Setup of run 1:
Design fmad_fp32, start of the top module:
module fmad_fp32
  (
   input         clk,
   input         reset,
   input         req,
   input [31:0]  x,
   input [31:0]  y,
   input [31:0]  z,
   output [31:0] rslt,
   output [4:0]  flag
   );
   wire signed [31:0] acc0, acc1, acc2, acc3;
   wire signed [9:0]  exp0, exp1, exp2, exp3;
   fmad fmad
     (
      .clk(clk),
      .reset(reset),
      .req(req),
      .req_command(1),
      .x(x),
      .y(y),
      .z(z),
      .w(32'h0),
      .acc0(acc0), .acc1(acc1), .acc2(acc2), .acc3(acc3),
      .exp0(exp0), .exp1(exp1), .exp2(exp2), .exp3(exp3),
      .rslt(rslt),
      .flag(flag)
   );
endmodule
For scale: about 7700 cells after synthesis, ~340 flip-flops, about 140 I/O pins, ~52000 µm² of cells after synthesis.
==> flow/config.mk <==
export PLATFORM = sky130hd
export DESIGN_NAME = fmad_fp32
export DESIGN_NICKNAME = fmad_fp32
export VERILOG_FILES = /design/flow/design.v
export SDC_FILE = /design/flow/constraint.sdc
export NUM_CORES = 4
export LEC_CHECK = 0
export ABC_AREA = 1
export CAP_MARGIN = 0
export CORE_ASPECT_RATIO = 0.63
export CORE_MARGIN = 2
export CORE_UTILIZATION = 70
export CTS_CLUSTER_DIAMETER = 261
export CTS_CLUSTER_SIZE = 32
export MAX_ROUTING_LAYER = met4
export PLACE_DENSITY_LB_ADDON = 0.19
export SLEW_MARGIN = 30
==> flow/constraint.sdc <==
create_clock -name core_clock -period 12.0 [get_ports {clk}]
set_input_delay 2.4000 -clock core_clock [delete_from_list [all_inputs] [get_ports {clk}]]
set_output_delay 2.4000 -clock core_clock [all_outputs]
set_load 0.01 [all_outputs]
run.sh (not shown) runs the stock make flow with config.mk's settings and CLKGATE_MAP_FILE=.
Run 1 did not finish; the tool stopped in global routing with error GRT-0232.
Setup changes, run 1 to run 2
- a deleted MAX_ROUTING_LAYER that had been met4
- a change of CAP_MARGIN from 0 to 20
- a deleted PLACE_DENSITY_LB_ADDON that had been 0.19
- a deleted CORE_ASPECT_RATIO that had been 0.63
- a deleted ABC_AREA that had been 1
- a change of CORE_UTILIZATION from 70 to 40
- a deleted CTS_CLUSTER_DIAMETER that had been 261
- a change of SLEW_MARGIN from 30 to 20
- a deleted CTS_CLUSTER_SIZE that had been 32
- a change of the clock period (ns, I/O delays scaled along) from 12.0 to 16.8
--- outcome ---
Status for run 2 and run 1: clean finish in run 2 only
Run 1 failed in global routing with GRT-0232.
Per the comparison of run 2 with run 1, horizontal die dimension increased by 5.4% relative to the old numbers, placement row count +67%, per-instance average area after synthesis +about 20%, count of H-tree levels built during CTS climbed 1, die size increased by about 75% relative to the old numbers.
Detailed placement HPWL of run 2 falls short of that of run 1 by a few percent.
Area figure in the yosys stat output came out higher on run 2 than on run 1.
Boundary pin count: run 1 vs run 2 identical
Between run 2 and run 1, the cell count after synthesis is lower for run 2.
[inputs] run 3 vs run 2
- swapping 40 for 51 in CORE_UTILIZATION
### Flow results
Looking at the reports, run 3 completed the entire flow and the layout it produced met the timing, DRC and antenna checks. Final-layout fill cell count (run 2 / run 3): 1.3. met3 capacity usage during global routing on run 3 is up relative to run 2. Taking run 2 as the reference point, the post-route clock skew of run 3 falls by 0.012 ns. Full die area was lower in the run labelled run 3. Diff run 3..run 2 | post-route DRC violation count | unchanged.
## Diff of input files: run 4 against run 3
- an added CTS_CLUSTER_SIZE of 100
- an added TNS_END_PERCENT of 40
- a change of CORE_UTILIZATION from 51 to 72
- an added PLACE_DENSITY of 0.43
- a change of the clock period (ns, I/O delays scaled along) from 16.8 to 11.4
--- outcome ---
Going from run 3 to run 4, area fraction in mux cells essentially unchanged, total die area moved down, core region area lower.
Run 4 never completed, since it errored out during global routing.
For run 5, these inputs were changed with respect to run 4:
- CORE_UTILIZATION now 65, was 72
- PLACE_DENSITY no longer set, was 0.43
- TNS_END_PERCENT no longer set, was 40
- CTS_CLUSTER_SIZE no longer set, was 100
- the clock period (ns, I/O delays scaled along) now 13.6, was 11.4
Results
- None of the runs run 5 and run 4 ends with a clean layout.
- global routing: run 4 exited with error
- As far as total of buffers placed on input and output ports goes, run 4 and run 5 are indistinguishable; the numbers are identical.
- Taking run 4 as the reference point, the post-DP HPWL of run 5 falls by 7.3 mm.
- Measured against run 5, the site row count of run 4 comes out at 0.942 times the reference value.
- Run 5 against run 4: cell area after technology mapping level; final weighted congestion of routability-driven global placement moved down; register bit total from synthesis level; cell count after placement moved down; post-cts repair resize count moved down.
- Average cell area after synthesis came out exactly the same in run 5 and run 4.

Starting RTL as in the previous note.
Design fmad_fp32, start of the top module:
module fmad_fp32
  (
   input         clk,
   input         reset,
   input         req,
   input [31:0]  x,
   input [31:0]  y,
   input [31:0]  z,
   output [31:0] rslt,
   output [4:0]  flag
   );
==> flow/config.mk <==
export PLATFORM = sky130hd
export DESIGN_NAME = fmad_fp32
export DESIGN_NICKNAME = fmad_fp32
export VERILOG_FILES = /design/flow/design.v
export SDC_FILE = /design/flow/constraint.sdc
export NUM_CORES = 4
export LEC_CHECK = 0
export ABC_AREA = 1
export CAP_MARGIN = 0
export CORE_ASPECT_RATIO = 0.91
export CORE_MARGIN = 2
export CORE_UTILIZATION = 72
export CTS_CLUSTER_DIAMETER = 222
export CTS_CLUSTER_SIZE = 39
export SETUP_SLACK_MARGIN = 2.74
export SLEW_MARGIN = 20
==> flow/constraint.sdc <==
create_clock -name core_clock -period 10.3 [get_ports {clk}]
set_input_delay 2.0600 -clock core_clock [delete_from_list [all_inputs] [get_ports {clk}]]
set_output_delay 2.0600 -clock core_clock [all_outputs]
set_load 0.01 [all_outputs]
The baseline died in 4_1_cts (DPL-0033).
Then changed:
Settings changed: CAP_MARGIN 0 to 15, CORE_ASPECT_RATIO 0.91 to default, CTS_CLUSTER_DIAMETER 222 to 209, CTS_CLUSTER_SIZE 39 to 17, SETUP_SLACK_MARGIN 2.74 to default.
Clock period 10.3 ns to 13.6 ns, I/O delays scaled along.
=>
- The changed run finished clean
- synthesized area does not change
- die size stays flat
- synthesized cell count does not change
Then changed:
Settings changed: ABC_AREA 1 to default, CAP_MARGIN 15 to 20, CORE_UTILIZATION 72 to 40, CTS_CLUSTER_DIAMETER 209 to default, CTS_CLUSTER_SIZE 17 to default.
Clock period 13.6 ns to 17.5 ns, I/O delays scaled along.
What happened:
- The new run completed without violations
- worst setup slack gains 410 ps
- flip-flop count does not change

Starting RTL as in the previous note.
Design fmad_fp32, start of the top module:
module fmad_fp32
  (
   input         clk,
   input         reset,
   input         req,
   input [31:0]  x,
   input [31:0]  y,
   input [31:0]  z,
   output [31:0] rslt,
   output [4:0]  flag
   );
export LEC_CHECK = 0
export CAP_MARGIN = 10
export CELL_PAD_IN_SITES_DETAIL_PLACEMENT = 1
export CORE_ASPECT_RATIO = 1.72
export CORE_MARGIN = 8
export CORE_UTILIZATION = 40
export GPL_ROUTABILITY_DRIVEN = 1
export MIN_ROUTING_LAYER = met1
export SETUP_SLACK_MARGIN = -0.65
export SLEW_MARGIN = 20
create_clock -name core_clock -period 14.7 [get_ports {clk}]
The first run completed, yet does not pass: negative setup slack.
Next try:
Settings changed: CAP_MARGIN 10 to 15, CELL_PAD_IN_SITES_DETAIL_PLACEMENT 1 to default, CORE_ASPECT_RATIO 1.72 to default, CORE_MARGIN 8 to 2, CORE_UTILIZATION 40 to 72, CTS_CLUSTER_SIZE from default to 40, GPL_ROUTABILITY_DRIVEN 1 to default, MIN_ROUTING_LAYER met1 to default, SETUP_SLACK_MARGIN -0.65 to default.
Clock period 14.7 ns to 13.6 ns, I/O delays scaled along.
The new run produced a layout that fails on negative setup slack.
Setup slack loses 1200 ps.
Cell count decreases by 8.2%.
Non-clock buffer count increases by 27.
Maximum frequency decreases by 0.64%.
Worst hold slack loses 29 ps.
Die size decreases by 48%.
Register-to-register slack loses 1200 ps.
Synthesized area is unchanged.
Clock skew increases by 23 ps.
Next try:
Settings changed: ABC_AREA from default to 1, CTS_CLUSTER_DIAMETER from default to 201, CTS_CLUSTER_SIZE 40 to 72, SETUP_SLACK_MARGIN from default to -1.03.
Clock period 13.6 ns to 10.7 ns, I/O delays scaled along.
With this change the flow never finished: it broke off in global routing.
Synthesized area shrinks by 0.87%.
Synthesized cell count grows by 18%.
Die size shrinks by 0.86%.
Next try:
Settings changed: ABC_AREA 1 to default, CAP_MARGIN 15 to 10, CTS_CLUSTER_DIAMETER 201 to default, CTS_CLUSTER_SIZE 72 to 36, SETUP_SLACK_MARGIN -1.03 to default.
Clock period 10.7 ns to 14.6 ns, I/O delays scaled along.
What happened: The changed run completed and failed the layout checks on negative setup slack. Die area grows by 0.87%. Area after synthesis grows by 0.88%. Synthesized cell count shrinks by 15%.
Next try:
Settings changed: CAP_MARGIN 10 to 0, CTS_CLUSTER_DIAMETER from default to 301, CTS_CLUSTER_SIZE 36 to 100, PLACE_DENSITY from default to 0.36, TNS_END_PERCENT from default to 20.
Clock period 14.6 ns to 9.0 ns, I/O delays scaled along.
The changed run never finished: it broke off in global routing on GRT-0116.
Area after synthesis does not change.
Die area is unchanged.
Synthesized cell count is unchanged.

green:
Starting RTL as in the previous note.
==> flow/config.mk <==
export PLATFORM = sky130hd
export DESIGN_NAME = fmad_fp32
export DESIGN_NICKNAME = fmad_fp32
export VERILOG_FILES = /design/flow/design.v
export SDC_FILE = /design/flow/constraint.sdc
export NUM_CORES = 4
export LEC_CHECK = 0
export ABC_AREA = 1
export CAP_MARGIN = 20
export CORE_ASPECT_RATIO = 1.34
export CORE_MARGIN = 2
export CORE_UTILIZATION = 72
export CTS_CLUSTER_SIZE = 10
export GPL_TIMING_DRIVEN = 0
export PLACE_DENSITY = 0.43
export SETUP_SLACK_MARGIN = -0.17
export SLEW_MARGIN = 20
==> flow/constraint.sdc <==
create_clock -name core_clock -period 2.09 [get_ports {clk}]
set_input_delay 0.4180 -clock core_clock [delete_from_list [all_inputs] [get_ports {clk}]]
set_output_delay 0.4180 -clock core_clock [all_outputs]
set_load 0.01 [all_outputs]
green did not finish; a tool error ended it in global routing.
Relative to green, the following input files were edited for purple:
diff --git a/flow/config.mk b/flow/config.mk
--- a/flow/config.mk
+++ b/flow/config.mk
@@ -9 +9 @@
-export CAP_MARGIN = 20
+export CAP_MARGIN = 40
@@ -14,3 +14,2 @@
-export GPL_TIMING_DRIVEN = 0
-export PLACE_DENSITY = 0.43
-export SETUP_SLACK_MARGIN = -0.17
+export PLACE_DENSITY = 0.38
+export SETUP_SLACK_MARGIN = 0.59
[summary]
purple never completed; the flow aborted with a tool error in detailed placement.
On mux contribution to synthesized area, purple tracks green almost exactly.
purple -> green: summed standard-cell area reported by yosys delta 0, exact match
Taking green as the reference, in purple floorplan die width was more or less identical; number of nets at floorplan did not really move; full die area roughly the same; fraction of synthesis flops using an asynchronous set or reset pin closely matched the old numbers.
Going from green to purple, synthesized area divided by synthesized cell count barely changed, share of synthesized cell area in and, or, nand and nor gates barely changed, share of synthesized area occupied by flip-flops and latches barely changed.

fmad_fp32 again, from the RTL that the note above started with.
Settings: LEC_CHECK=0, ABC_AREA=1, CAP_MARGIN=15, CORE_MARGIN=2, CORE_UTILIZATION=72, CTS_CLUSTER_DIAMETER=319, CTS_CLUSTER_SIZE=98, PLACE_DENSITY=0.39, SETUP_SLACK_MARGIN=2.77, SLEW_MARGIN=20, TNS_END_PERCENT=10; clock period 9.35 ns.
The starting point died in 5_1_grt (GRT-0116).
Edit:
- ABC_AREA: 1 -> default
- CAP_MARGIN: 15 -> 20
- CORE_UTILIZATION: 72 -> 58
- CTS_CLUSTER_DIAMETER: 319 -> default
- CTS_CLUSTER_SIZE: 98 -> default
- PLACE_DENSITY: 0.39 -> default
- SETUP_SLACK_MARGIN: 2.77 -> default
- TNS_END_PERCENT: 10 -> default
- The new run ran to the end with violations: negative setup slack
- area after synthesis increases slightly
- die area increases by a quarter to a third
- synthesized cell count decreases by about a fifth

fmad_fp32 again, from the RTL that the note above started with.
// fmad_fp32
module fmad_fp32
  (
   input         clk,
   input         reset,
   input         req,
   input [31:0]  x,
   input [31:0]  y,
   input [31:0]  z,
   output [31:0] rslt,
   output [4:0]  flag
   );
clock: 9.93 ns
lec_check: 0
abc_area: 1
cap_margin: 0
core_aspect_ratio: 0.63
core_margin: 2
core_utilization: 59
cts_cluster_diameter: 261
max_routing_layer: met4
place_density: 0.43
setup_slack_margin: -0.7
slew_margin: 30
The first run ran to the end with violations: negative setup slack.
Next try:
Settings changed: CORE_MARGIN 2 to 9, PLACE_DENSITY 0.43 to unset, PLACE_DENSITY_LB_ADDON set to 0.19, SETUP_SLACK_MARGIN -0.7 to unset.
Clock period 9.93 ns to 15.1 ns, I/O delays scaled along.
=> The changed run finished with timing, DRC and antenna clean; first-iteration DRC count falls by 8.5%; final cell count falls by 14%; global-route usage falls by 7.9 points; synthesized cell count stays the same; sequential cell count is unchanged; routed wire length falls by 11%.
Next try:
Settings changed: CORE_MARGIN 9 to 2, TNS_END_PERCENT set to 5.
Clock period 15.1 ns to 11.6 ns, I/O delays scaled along.
With this change the flow completed and failed the layout checks on negative setup slack.
Final cell count rises by 10%.
Synthesized cell count stays the same.
Worst hold slack barely changes.
Critical path depth rises by 6.
Next try:
Settings changed: CORE_ASPECT_RATIO 0.63 to 0.93, CORE_UTILIZATION 59 to 72, SETUP_SLACK_MARGIN set to 3.14, TNS_END_PERCENT 5 to unset.
Clock period 11.6 ns to 15.5 ns, I/O delays scaled along.
=> The changed run never finished: it broke off in 5_1_grt with GRT-0228; synthesized cell count does not change; die area is lower by about a fifth; area after synthesis stays the same.

Setup of run A:
fmad_fp32 again, from the RTL that the note above started with.
## fmad_fp32
module fmad_fp32
  (
   input         clk,
   input         reset,
   input         req,
   input [31:0]  x,
   input [31:0]  y,
   input [31:0]  z,
   output [31:0] rslt,
   output [4:0]  flag
   );
   wire signed [31:0] acc0, acc1, acc2, acc3;
   wire signed [9:0]  exp0, exp1, exp2, exp3;
   fmad fmad
     (
      .clk(clk),
      .reset(reset),
      .req(req),
      .req_command(1),
      .x(x),
      .y(y),
      .z(z),
      .w(32'h0),
      .acc0(acc0), .acc1(acc1), .acc2(acc2), .acc3(acc3),
      .exp0(exp0), .exp1(exp1), .exp2(exp2), .exp3(exp3),
      .rslt(rslt),
      .flag(flag)
   );
endmodule
clock: 11.0 ns
lec_check: 0
abc_area: 1
cap_margin: 15
core_aspect_ratio: 0.5
core_margin: 2
core_utilization: 72
cts_cluster_diameter: 201
cts_cluster_size: 72
setup_slack_margin: 3.18
slew_margin: 20
Run A did not finish; the tool stopped in global routing with error GRT-0116.
Changes in run B relative to run A:
- a change of SETUP_SLACK_MARGIN from 3.18 to 0.59
- a change of CAP_MARGIN from 15 to 20
- a change of CTS_CLUSTER_SIZE from 72 to 10
- a change of CORE_ASPECT_RATIO from 0.5 to 1.34
- a deleted CTS_CLUSTER_DIAMETER that had been 201
- a change of the clock period (ns, I/O delays scaled along) from 11.0 to 2.09
The log for run B ends in detailed placement with error DPL-0038, so the run never completed. In run B, routability-driven placement congestion ratio is higher than in run A. As far as area fraction in compound gates after synthesis goes, run B and run A are indistinguishable; the numbers are identical. Summary of run B over run A: die area held, total number of placement rows went up 44, synthesized chip area reported by yosys held, vertical die size went up 62%.
Changes in run C relative to run B:
- swapping 20 for 40 in CAP_MARGIN
- putting PLACE_DENSITY at 0.38 where nothing was set
- putting TNS_END_PERCENT at 5 where nothing was set
Results
No final results exist for run C, since it was stopped by error DPL-0038 during clock tree synthesis.
Number of cell rows: run C vs run B identical
From run B to run C, die boundary width did not move at all.
On XOR/XNOR share of the synthesized area, run C and run B are neck and neck.
From run B to run C the numbers moved as follows: die size essentially unchanged, count of distinct cell types in the synthesized netlist essentially unchanged, count of instantiated cells in the yosys netlist essentially unchanged.
Diff run B..run C | count of input and output buffers | unchanged
Compared with run B, in run C synthesized area barely changed; count of state elements after synthesis barely changed; area share of fa/ha/maj cells after synthesis barely changed.
Inputs modified between run C and run D:
- CORE_ASPECT_RATIO: 1.34 -> unset
- CAP_MARGIN: 40 -> 20
- SETUP_SLACK_MARGIN: 0.59 -> unset
- CTS_CLUSTER_SIZE: 10 -> 100
- ABC_AREA: 1 -> unset
- TNS_END_PERCENT: 5 -> 10
- PLACE_DENSITY: 0.38 -> 0.42
- the clock period (ns, I/O delays scaled along): 2.09 -> 9.02
### Flow results
Run D did not finish; the tool stopped in global routing with error GRT-0116. Diff run C -> run D | synthesis area per yosys | increase of about 0.9%. The post-synthesis share of cell area spent on full adders, half adders and majority gates on run C is in line with that on run D. Run C reports its dominant kind of combinational cell as simple AND/OR/NAND/NOR gates while run D reports AND-OR/OR-AND gates. Per the comparison of run D with run C, die width went up by about 16%; synthesized area per cell increased 19%; number of top-level pins was more or less identical.
